==> inputs of wip/sierra <==
==> flow/design.v <==
module sync_fifo (
    input  wire        clk,
    input  wire        reset,
    input  wire        FIFO_WR_EN,
    input  wire        FIFO_RD_EN,
    input  wire [31:0] write_data,
    output reg  [31:0] read_data,
    output wire        FIFO_FULL,
    output wire        FIFO_EMPTY
);
    localparam DEPTH      = 16;
    localparam ADDR_WIDTH = 4;            
    localparam PTR_WIDTH  = ADDR_WIDTH + 1;  
    reg [31:0] mem [0:DEPTH-1];
    reg [PTR_WIDTH-1:0] wr_ptr;    
    reg [PTR_WIDTH-1:0] rd_ptr;
    wire [ADDR_WIDTH-1:0] wr_addr = wr_ptr[ADDR_WIDTH-1:0];
    wire [ADDR_WIDTH-1:0] rd_addr = rd_ptr[ADDR_WIDTH-1:0];
    assign FIFO_EMPTY = (wr_ptr == rd_ptr);
    assign FIFO_FULL =
        (wr_addr == rd_addr) && (wr_ptr[PTR_WIDTH-1] != rd_ptr[PTR_WIDTH-1]);
    always @(posedge clk or posedge reset) begin
        if (reset) begin
            wr_ptr <= 0;
        end else begin
            if (FIFO_WR_EN && !FIFO_FULL) begin
                mem[wr_addr] <= write_data;
                wr_ptr <= wr_ptr + 1;        
            end
        end
    end
    always @(posedge clk or posedge reset) begin
        if (reset) begin
            rd_ptr <= 0;
            read_data <= 0;
        end else begin
            if (FIFO_RD_EN && !FIFO_EMPTY) begin
                read_data <= mem[rd_addr];
                rd_ptr <= rd_ptr + 1;        
            end
        end
    end
endmodule
`timescale 1ns / 1ps
module dma_controller(
    input wire clk,
    input wire reset,
    input wire trigger,
    input wire [4:0] length,
    input wire [31:0] source_address,
    input wire [31:0] destination_add,
    input wire ARREADY,
    input wire [31:0] RDATA,
    input wire RVALID,
    input wire AWREADY,
    input wire WREADY,
    input wire BVALID,
    output reg done,
    output reg [31:0] ARADDR,
    output reg ARVALID,
    output reg RREADY,
    output reg [31:0] AWADDR,
    output reg AWVALID,
    output reg [31:0] WDATA,
    output reg WVALID,
    output reg BREADY
);
    localparam READ_IDLE = 2'b00;
    localparam READ_INIT = 2'b01;
    localparam READ_WAIT = 2'b10;
    localparam READ_DATA = 2'b11;
    localparam WRITE_IDLE = 3'b000;
    localparam WRITE_WAIT = 3'b001;
    localparam WRITE_DATA = 3'b010;
    localparam WRITE_AW_HANDSHAKE = 3'b011;
    localparam WRITE_W_HANDSHAKE = 3'b100;
    localparam WRITE_RESP = 3'b101;
    localparam WRITE_STALL = 3'b110;
    reg [1:0] read_state;
    reg [2:0] write_state;
    reg [4:0] read_count, write_count;
    reg [31:0] current_read_addr, current_write_addr;
    reg [2:0] xfer_words;    
    reg fifo_write_en, fifo_read_en;
    wire fifo_full, fifo_empty;
    wire [31:0] fifo_read_data;
    reg [31:0] fifo_write_data;
    wire read_done, write_done;
    sync_fifo fifo (
        .clk(clk),
        .reset(reset),
        .FIFO_RD_EN(fifo_read_en),
        .FIFO_WR_EN(fifo_write_en),
        .write_data(fifo_write_data),
        .read_data(fifo_read_data),
        .FIFO_FULL(fifo_full),
        .FIFO_EMPTY(fifo_empty)
    );
    assign read_done = (read_count == xfer_words) && !(xfer_words == 0);
    assign write_done = (write_count == xfer_words) && !(xfer_words == 0);
    always @(posedge clk or posedge reset) begin
        if (reset) begin
            done <= 0;
        end
        else if (read_state == READ_IDLE && trigger) begin
            done <= 0;
        end
        else begin
            done <= read_done && write_done;
        end
    end    
    always @(posedge clk or posedge reset) begin
        if (reset) begin
            read_state <= READ_IDLE;
            read_count <= 0;
            xfer_words <= 0;
            ARADDR <= 0;
            ARVALID <= 0;
            RREADY <= 1;
            fifo_write_en <= 0;
        end else begin
            case (read_state)
                READ_IDLE: begin
                    ARADDR <= 0;
                    ARVALID <= 0;
                    if (trigger) begin
                        read_count <= 0;
                        xfer_words <= length[4:2];
                        current_read_addr <= source_address;
                        read_state <= READ_INIT;
                    end    
                end
                READ_INIT: begin
                    fifo_write_en <= 0;
                    if (read_count == xfer_words) begin    
                        read_state <= READ_IDLE;
                    end
                    else if (!fifo_full) begin
                        ARADDR <= current_read_addr;
                        ARVALID <= 1;
                        read_state <= READ_WAIT;
                    end
                end
                READ_WAIT: begin
                    if (ARREADY && ARVALID) begin
                        ARVALID <= 0;
                        read_state <= READ_DATA;
                    end
                end
                READ_DATA: begin
                    if (RVALID && RREADY) begin
                        fifo_write_en <= 1;
                        fifo_write_data <= RDATA;
                        read_count <= read_count + 1;
                        current_read_addr <= current_read_addr + 4;                 
                        read_state <= READ_INIT;
                    end    
                end                      
                default: read_state <= READ_IDLE;
            endcase
        end
    end
    always @(posedge clk or posedge reset) begin
        if (reset) begin
            write_state <= WRITE_IDLE;
            write_count <= 0;
            AWADDR <= 32'b0;            
            WDATA <= 32'b0;            
            AWVALID <= 0;
            WVALID <= 0;
            BREADY <= 1;
            fifo_read_en <= 0;
        end 
        else begin
            case (write_state)
                WRITE_IDLE: begin
                    AWADDR <= 32'b0;
                    WDATA <= 32'b0;
                    AWVALID <= 0;
                    WVALID <= 0;
                    if(!fifo_empty) begin
                        write_count <= 0;
                        current_write_addr <= destination_add;
                        fifo_read_en <= 1;
                        write_state <= WRITE_WAIT;
                    end
                    else if (trigger && read_state == READ_IDLE) begin
                        write_count <= 0;
                    end
                end
                WRITE_WAIT: begin
                    fifo_read_en <= 0;
                    if (write_count == xfer_words) begin   
                        write_state <= WRITE_IDLE;
                    end    
                    else begin
                        write_state <= WRITE_DATA;
                    end
                end
                WRITE_DATA: begin
                        AWADDR <= current_write_addr;
                        AWVALID <= 1;
                        WDATA <= fifo_read_data;
                        WVALID <= 1;
                        write_state <= WRITE_AW_HANDSHAKE;
                end
                WRITE_AW_HANDSHAKE: begin
                    if(AWVALID && AWREADY) begin
                        AWVALID <= 0;
                        write_state <= WRITE_W_HANDSHAKE;
                    end
                end
                WRITE_W_HANDSHAKE: begin
                    if(WVALID && WREADY) begin
                        WVALID <= 0;
                        write_state <= WRITE_RESP;
                    end
                end
                WRITE_RESP: begin
                    if(BVALID && BREADY) begin
                        write_count <= write_count + 1;
                        current_write_addr <= current_write_addr + 4;
                        if (!fifo_empty) begin
                            fifo_read_en <= 1;
                            write_state <= WRITE_WAIT;
                        end
                        else begin
                            write_state <= WRITE_STALL;
                        end
                    end
                end
                WRITE_STALL: begin
                    if (write_count == xfer_words) begin
                        write_state <= WRITE_IDLE;
                    end
                    else if (!fifo_empty) begin
                        fifo_read_en <= 1;
                        write_state <= WRITE_WAIT;
                    end
                end
                default: write_state <= WRITE_WAIT;
            endcase 
        end
    end
endmodule  
==> flow/run.sh <==
#!/bin/bash
# the make line also repeats each setting of config.mk as NAME=value (left out here)
make -C /OpenROAD-flow-scripts/flow DESIGN_CONFIG=/design/flow/config.mk WORK_HOME=/design/flow/orfs CLKGATE_MAP_FILE= finish
==> flow/config.mk <==
export PLATFORM = sky130hd
export DESIGN_NAME = dma_controller
export DESIGN_NICKNAME = dma_controller
export VERILOG_FILES = /design/flow/design.v
export SDC_FILE = /design/flow/constraint.sdc
export NUM_CORES = 4
export LEC_CHECK = 0
export CAP_MARGIN = 20
export CELL_PAD_IN_SITES_DETAIL_PLACEMENT = 1
export CORE_ASPECT_RATIO = 1.74
export CORE_MARGIN = 10
export CORE_UTILIZATION = 61
export CTS_CLUSTER_DIAMETER = 184
export GPL_ROUTABILITY_DRIVEN = 0
export MAX_ROUTING_LAYER = met4
export SLEW_MARGIN = 15
export TNS_END_PERCENT = 40
==> flow/constraint.sdc <==
create_clock -name core_clock -period 3.2 [get_ports {clk}]
set_input_delay 0.6400 -clock core_clock [delete_from_list [all_inputs] [get_ports {clk}]]
set_output_delay 0.6400 -clock core_clock [all_outputs]
set_load 0.01 [all_outputs]
==> wip/raven (differences from wip/sierra) <==
==> flow/config.mk (replaced) <==
export PLATFORM = sky130hd
export DESIGN_NAME = dma_controller
export DESIGN_NICKNAME = dma_controller
export VERILOG_FILES = /design/flow/design.v
export SDC_FILE = /design/flow/constraint.sdc
export NUM_CORES = 4
export LEC_CHECK = 0
export CAP_MARGIN = 20
export CORE_MARGIN = 2
export CORE_UTILIZATION = 52
export CTS_CLUSTER_SIZE = 98
export SLEW_MARGIN = 20
==> flow/constraint.sdc (replaced) <==
create_clock -name core_clock -period 1.84 [get_ports {clk}]
set_input_delay 0.3680 -clock core_clock [delete_from_list [all_inputs] [get_ports {clk}]]
set_output_delay 0.3680 -clock core_clock [all_outputs]
set_load 0.01 [all_outputs]
==> flow_summary.toml <==
# physical design summary
[run_status]
outcome = "failed layout checks"
failed_checks = "setup timing"

[power_and_ir_drop]
totalPowerFinal_w = 0.0604
p_seq_frac = 0.362

[global_route]
grt_antenna_before_repair = 1
grtUsageMet1 = 0.402

[sta]
setup_viol = 617
slew_headroom = 0.335
fin_ws_ps = -373

[detailed_routing]
avgViaCountPerCell = 6.13

[critical_path]
critical_path_arrival_ps = 2720

[layout]
comb_area_mm2 = 0.00953

[hold_path]
worstHoldStart = "RDATA[28]"
The numbers above come from wip/raven.

==> flow_summary.toml <==
# physical design summary
[layout]
comb_area_mm2 = 0.00819

[power_and_ir_drop]
p_seq_frac = 0.412
totalPowerFinal_w = 0.0306

[global_route]
grt_antenna_before_repair = 0
grtUsageMet1 = 0.389

[run_status]
outcome = "complete, no violations"

[sta]
fin_ws_ps = 205
slew_headroom = 0.319
setup_viol = 0

[critical_path]
critical_path_arrival_ps = 3480
The numbers above come from wip/sierra.

